==> run R <==
## breakout
module breakout(
    input  clk,
    input  rst,
    input  rota,
    input  rotb,
    input  de,
    output red,
    output green,
    output blue,
    output hsync,
    output vsync
    );
make LEC_CHECK=0 CAP_MARGIN=20 CORE_ASPECT_RATIO=1.99 CORE_MARGIN=2 CORE_UTILIZATION=56 CTS_CLUSTER_DIAMETER=391 CTS_CLUSTER_SIZE=48 PLACE_DENSITY=0.35 SETUP_SLACK_MARGIN=-2.0 SLEW_MARGIN=35 TNS_END_PERCENT=40 finish   # period 40.0 ns
run.sh (not shown) runs the stock make flow with config.mk's settings and CLKGATE_MAP_FILE=.
==> run Z (differences from run R) <==
- ABC_AREA: default -> 1
- CORE_ASPECT_RATIO: 1.99 -> default
- CORE_UTILIZATION: 56 -> 72
- CTS_CLUSTER_DIAMETER: 391 -> default
- CTS_CLUSTER_SIZE: 48 -> default
- PLACE_DENSITY: 0.35 -> default
- SETUP_SLACK_MARGIN: -2.0 -> 2.08
- SLEW_MARGIN: 35 -> 20
- TNS_END_PERCENT: 40 -> default
==> flow/constraint.sdc (replaced) <==
create_clock -name core_clock -period 9.0 [get_ports {clk}]
set_input_delay 1.8000 -clock core_clock [delete_from_list [all_inputs] [get_ports {clk}]]
set_output_delay 1.8000 -clock core_clock [all_outputs]
set_load 0.01 [all_outputs]
==> comparison table <==
item                                                                               run R                    run Z
Area share of the largest cell type after synthesis                                33.7%                    29.8%
HPWL after DPL                                                                   23.8 mm                  24.1 mm
Final Hold Slack                                                                  464 ps                   466 ps
Post-route standard cell area excluding fillers                             0.0120 sq mm             0.0132 sq mm
Worst slew pin tran                                                               975 ps                  1020 ps
Num tapcells                                                                         259                      225
Number of global-route vias before repair                                           9941                    11.3k
Pin count of the biggest net entering global routing                                  95                       80
Combinational fraction of the cell area                                            57.9%                    57.9%
Critical path capture point                                                         blue                      red
Status                                                                    finished clean           finished clean
Switching fraction of total power                                                  24.2%                    28.7%
Number of standard cells in the layout, taps in and fillers out                     1577                     2068
Synthesized area                                                            0.0111 sq mm             0.0125 sq mm
Fraction of cell area in non-clock buffers                                         1.91%                    1.19%
Number of cell rows                                                                   72                       48
Met2 track utilization from global routing                                         58.8%                    60.8%
Chip area                                                                   0.0210 sq mm             0.0184 sq mm
Worst R2R Setup Slack                                                           36450 ps                  5240 ps
Endpoint of the most critical register-to-register path          game_inst.brick_alive11  game_inst.brick_alive47


==> branch ember <==
Starting RTL as in the previous note.
export LEC_CHECK = 0
export CAP_MARGIN = 20
export CORE_ASPECT_RATIO = 1.99
export CORE_MARGIN = 2
export CORE_UTILIZATION = 56
export CTS_CLUSTER_DIAMETER = 391
export CTS_CLUSTER_SIZE = 48
export PLACE_DENSITY = 0.35
export SLEW_MARGIN = 35
create_clock -name core_clock -period 40.0 [get_ports {clk}]
==> branch tundra: changes against branch ember <==
==> flow/config.mk (replaced) <==
export PLATFORM = sky130hd
export DESIGN_NAME = breakout
export DESIGN_NICKNAME = breakout
export VERILOG_FILES = /design/flow/design.v
export SDC_FILE = /design/flow/constraint.sdc
export NUM_CORES = 4
export LEC_CHECK = 0
export ABC_AREA = 1
export CAP_MARGIN = 20
export CELL_PAD_IN_SITES_DETAIL_PLACEMENT = 2
export CELL_PAD_IN_SITES_GLOBAL_PLACEMENT = 1
export CORE_MARGIN = 5
export CORE_UTILIZATION = 40
export HOLD_SLACK_MARGIN = 0.28
export SLEW_MARGIN = 20
==> branch lagoon: changes against branch ember <==
==> flow/config.mk (replaced) <==
export PLATFORM = sky130hd
export DESIGN_NAME = breakout
export DESIGN_NICKNAME = breakout
export VERILOG_FILES = /design/flow/design.v
export SDC_FILE = /design/flow/constraint.sdc
export NUM_CORES = 4
export LEC_CHECK = 0
export CAP_MARGIN = 35
export CELL_PAD_IN_SITES_DETAIL_PLACEMENT = 2
export CELL_PAD_IN_SITES_GLOBAL_PLACEMENT = 3
export CORE_ASPECT_RATIO = 0.89
export CORE_MARGIN = 3
export CORE_UTILIZATION = 18
export MIN_ROUTING_LAYER = met2
export PLACE_DENSITY_LB_ADDON = 0.26
export SLEW_MARGIN = 5
export TNS_END_PERCENT = 30
==> branch onyx: changes against branch ember <==
==> flow/config.mk (replaced) <==
export PLATFORM = sky130hd
export DESIGN_NAME = breakout
export DESIGN_NICKNAME = breakout
export VERILOG_FILES = /design/flow/design.v
export SDC_FILE = /design/flow/constraint.sdc
export NUM_CORES = 4
export LEC_CHECK = 0
export ABC_AREA = 1
export CAP_MARGIN = 20
export CORE_MARGIN = 2
export CORE_UTILIZATION = 66
export SETUP_SLACK_MARGIN = 1.95
export SLEW_MARGIN = 20
==> flow/constraint.sdc (replaced) <==
create_clock -name core_clock -period 7.37 [get_ports {clk}]
set_input_delay 1.4740 -clock core_clock [delete_from_list [all_inputs] [get_ports {clk}]]
set_output_delay 1.4740 -clock core_clock [all_outputs]
set_load 0.01 [all_outputs]
==> CHANGELOG.md <==
### Metrics

- Tot GR Track Use: 0.257
- Slowest CP cell: clkdlybuf4s50_1
- GR peak layer: met2
- Horiz. Die Dim: 187 um
- Worst Setup EP: red
- Non-clock buffers: 18
- Clk tree area frac: 0.0408
- Cell Area, Synth: 0.0125 sq mm
- Clk_skew: 0.0102 ns
- Synthesis area per yosys: 0.0125 sq mm
- Sequential cell area: 0.00372 sq mm
- Outcome: complete, no violations
- Power Internal: 278 uW
- Mapped Avg Cell Area: 6.77 sq um
- FMAX: 0.0813 GHz
the above is filed under branch tundra

==> CHANGELOG.md <==
### Metrics

- Outcome: complete, no violations
- Sequential cell area: 0.00372 sq mm
- Horiz. Die Dim: 104 um
- Power Internal: 282 uW
- Clk tree area frac: 0.0458
- DR vias: 9819
- Slowest CP cell: clkdlybuf4s50_1
- Cell Area, Synth: 0.0111 sq mm
- GR peak layer: met2
- Synth unique cells: 77
- Clk_skew: 0.00718 ns
- Tot GR Track Use: 0.312
- Worst Setup EP: blue
- Post-CTS sizing: 0
- Non-clock buffers: 27
the above is filed under branch ember

==> CHANGELOG.md <==
### Metrics

- Clk tree area frac: 0.0512
- Non-clock buffers: 38
- Sequential cell area: 0.00372 sq mm
- Area leader, netlist: dfxtp_1
- Yosys warnings: 2
- Cell Area, Synth: 0.0111 sq mm
- Power Internal: 305 uW
- Worst Setup EP: green
- Routability congestion estimate: 0.780
- Diodes inserted: 0
- FMAX: 0.0722 GHz
- Clk_skew: 0.0135 ns
- Outcome: complete, no violations
- Slowest CP cell: nor4_1
- GR peak layer: met3
- Tot GR Track Use: 0.206
- Synthesis area per yosys: 0.0111 sq mm
the above is filed under branch lagoon

==> CHANGELOG.md <==
### Metrics

- Tot GR Track Use: 0.334
- Clk tree area frac: 0.0457
- Sequential cell area: 0.00373 sq mm
- Mapped Avg Cell Area: 6.77 sq um
- FMAX: 0.193 GHz
- Synthesis area per yosys: 0.0125 sq mm
- Non-clock buffers: 18
- Horiz. Die Dim: 141 um
- GR peak layer: met2
- Outcome: complete, no violations
- Cell Area, Synth: 0.0125 sq mm
the above is filed under branch onyx

Power is estimated from default activity; no workload was simulated.
